Design calc_mvd_cost, start of the top module:
module calc_mvd_cost (
    input                       ap_clk,
    input                       ap_rst,
    input                       ap_start,
    input                       ap_ce,
    output logic                ap_done,
    output logic                ap_ready,
    output logic                ap_idle,
    input        [31:0]         x,
    input        [31:0]         y,
    input        [31:0]         mv_shift,
    input        [15:0]         mv_cand_0,
    input        [15:0]         mv_cand_1,
    input        [15:0]         mv_cand_2,
    input        [15:0]         mv_cand_3,
    output logic [63:0]         bitcost,
    output logic                bitcost_ap_vld,
    input        [63:0]         lambda_sqrt_integer_int64,
    input        [63:0]         lambda_sqrt_decimal_int64,
    output logic [63:0]         mvd_cost_int64,
    output logic                mvd_cost_int64_ap_vld
);
Size in the first run: ~460 flip-flops.
==> flow/config.mk <==
export PLATFORM = sky130hd
export DESIGN_NAME = calc_mvd_cost
export DESIGN_NICKNAME = calc_mvd_cost
export VERILOG_FILES = /design/flow/design.v
export SDC_FILE = /design/flow/constraint.sdc
export NUM_CORES = 4
export LEC_CHECK = 0
export CAP_MARGIN = 20
export CORE_MARGIN = 2
export CORE_UTILIZATION = 40
export CTS_CLUSTER_SIZE = 37
export GPL_TIMING_DRIVEN = 1
export HOLD_SLACK_MARGIN = 0.06
export SETUP_SLACK_MARGIN = 0.17
export SLEW_MARGIN = 40
export TNS_END_PERCENT = 10
==> flow/constraint.sdc <==
create_clock -name core_clock -period 9.0 [get_ports {ap_clk}]
set_input_delay 1.8000 -clock core_clock [delete_from_list [all_inputs] [get_ports {ap_clk}]]
set_output_delay 1.8000 -clock core_clock [all_outputs]
set_load 0.01 [all_outputs]
run.sh (not shown) runs the stock make flow with config.mk's settings and CLKGATE_MAP_FILE=.
Change:
CTS_CLUSTER_SIZE = not set   (was 37)
GPL_TIMING_DRIVEN = 0   (was 1)
TNS_END_PERCENT = not set   (was 10)
The new run passed the timing, design-rule and antenna checks.
Flip-flop count is unchanged.
Die size stays the same.
Clock-buffer cell count went up by 2.
Via count is higher by about 4%.
Final cell count increases by about 3.6%.
Combinational power increases by about 6%.
Global-route usage rose by 3.1 points.
Worst setup slack gets worse by 0.46 ns.
Non-clock buffer count goes up by 263.
Worst hold slack is worse by 0.013 ns.
Change:
CORE_UTILIZATION = 58   (was 40)
GPL_TIMING_DRIVEN = not set   (was 0)
HOLD_SLACK_MARGIN = not set   (was 0.06)
SETUP_SLACK_MARGIN = not set   (was 0.17)
SLEW_MARGIN = 20   (was 40)
clock period = 4.52 ns   (was 9.0 ns; I/O delays follow)
=> The new run finished but fails on negative setup slack. Via count grows by 8.9%. Sequential share of layout area shrinks by 2.9 points. Total power grows to 2.7 times its value. Routed wire length shrinks by 1.6%.
Change:
CORE_UTILIZATION = 40   (was 58)
SETUP_SLACK_MARGIN = 2.08   (was not set)
clock period = 8.14 ns   (was 4.52 ns; I/O delays follow)
What happened: Now the flow went through all stages and came out clean; worst hold slack improved by 0.013 ns; synthesized cell count does not change; flip-flop count stays the same; total power fell by 51%; count of clock-buffer cells in the layout fell by 2; routed wire length fell by 7.1%; core utilization fell by 30 points; clock skew fell by 0.013 ns; area after synthesis stays the same; worst setup slack improved by 3.6 ns.
Change:
CORE_UTILIZATION = 72   (was 40)
CTS_CLUSTER_DIAMETER = 80   (was not set)
PLACE_DENSITY = 0.36   (was not set)
SETUP_SLACK_MARGIN = not set   (was 2.08)
clock period = 6.97 ns   (was 8.14 ns; I/O delays follow)
Result:
- The new run aborted during 5_1_grt (ODB-0269)
- die size shrinks by 44%
- synthesized area is unchanged
- synthesized cell count is unchanged

* * *

== run A ==
Starting RTL as in the previous note.
make LEC_CHECK=0 ABC_AREA=1 CAP_MARGIN=20 CELL_PAD_IN_SITES_DETAIL_PLACEMENT=1 CELL_PAD_IN_SITES_GLOBAL_PLACEMENT=2 CORE_ASPECT_RATIO=1.55 CORE_MARGIN=5 CORE_UTILIZATION=58 CTS_CLUSTER_DIAMETER=398 CTS_CLUSTER_SIZE=33 GPL_ROUTABILITY_DRIVEN=1 GPL_TIMING_DRIVEN=0 SETUP_SLACK_MARGIN=0.43 SLEW_MARGIN=30 finish   # period 9.0 ns
Run A never completed, since it errored out during 3_1_place_gp_skip_io.
#### Input delta (run B over run A)
- GPL_ROUTABILITY_DRIVEN: 1 -> unset
- CTS_CLUSTER_SIZE: 33 -> 74
- CORE_MARGIN: 5 -> 2
- SETUP_SLACK_MARGIN: 0.43 -> unset
- CTS_CLUSTER_DIAMETER: 398 -> 95
- CELL_PAD_IN_SITES_GLOBAL_PLACEMENT: 2 -> unset
- SLEW_MARGIN: 30 -> 20
- CELL_PAD_IN_SITES_DETAIL_PLACEMENT: 1 -> unset
- CORE_ASPECT_RATIO: 1.55 -> unset
- CORE_UTILIZATION: 58 -> 72
- GPL_TIMING_DRIVEN: 0 -> unset
- the clock period (ns, I/O delays scaled along): 9.0 -> 5.39
==> results <==
Run B is listed as incomplete: the tool reported an error in 5_1_grt and the run ended there. There was hardly any difference in share of flip-flops with an asynchronous set or reset after synthesis between run B and run A. Changes observed in run B relative to run A: floorplan die area fell by 22000 sq um, width of the die +22 um, share of synthesized cell area in full adder, half adder and majority cells did not really move.
The following lists how run C was set up differently from run B:
- changing CORE_UTILIZATION from 72 to 40
- removing CTS_CLUSTER_SIZE (formerly 74)
- changing SLEW_MARGIN from 20 to 5
- removing CTS_CLUSTER_DIAMETER (formerly 95)
- setting CORE_ASPECT_RATIO to 0.97 for the first time
- changing the clock period (ns, I/O delays scaled along) from 5.39 to 9.0
[summary]
- Run C finished every stage and its layout cleared the timing, design-rule and antenna checks.
- The final reports for run C and run B show overall die width higher in the former.
- On die size, run B beats run C.
- Looking at minimum setup slack after placement, run C sits 3.21 ns above run B.
- | total number of placement rows | lower: run B |
- Run C vs. run B: placer's final routability congestion estimate decreased by about 8% relative to the old numbers; die height increased 32%.
What run D does differently from run C at the input level:
- setting GPL_TIMING_DRIVEN to 0 for the first time
- setting CTS_CLUSTER_DIAMETER to 398 for the first time
- setting CTS_CLUSTER_SIZE to 54 for the first time
- setting CELL_PAD_IN_SITES_DETAIL_PLACEMENT to 2 for the first time
- setting GPL_ROUTABILITY_DRIVEN to 0 for the first time
- changing CORE_UTILIZATION from 40 to 58
- changing SLEW_MARGIN from 5 to 10
Notes after the runs:
- 3_5_place_dp: run D exited with error
- Delta (run D minus run C): number of instances in the synthesized netlist shows no meaningful change, effective utilization at floorplan shows an increase of 18 points, number of rows in the core area shows a reduction of 23, chip area in the Yosys report shows no meaningful change.
- Run D vs run C — number of input and output port buffers inserted dropped 4.
- Going from run C to run D, die extent in y shrinks by about 17%.
- Going from run C to run D, the die area was shrunk.
## Diff of input files: run E against run D
- clearing GPL_TIMING_DRIVEN, which used to be 0
- clearing CORE_ASPECT_RATIO, which used to be 0.97
- clearing CELL_PAD_IN_SITES_DETAIL_PLACEMENT, which used to be 2
- clearing GPL_ROUTABILITY_DRIVEN, which used to be 0
- clearing CTS_CLUSTER_DIAMETER, which used to be 398
- clearing CTS_CLUSTER_SIZE, which used to be 54
- swapping 10 for 20 in SLEW_MARGIN
- swapping 58 for 65 in CORE_UTILIZATION
- clearing ABC_AREA, which used to be 1
- swapping 9.0 for 6.97 in the clock period (ns, I/O delays scaled along)
## What came out
Run E finished every stage; the final checks, however, were not passed, the failures being negative setup slack. Of run E and run D, it is run E that has the higher synthesized-area fraction occupied by adder cells. Comparing die size for run D and run E, the bigger number came from run D. Changes observed in run E relative to run D: horizontal die dimension now sits lower, post-synthesis instance area now sits lower.
Power and IR drop assume default switching activity.
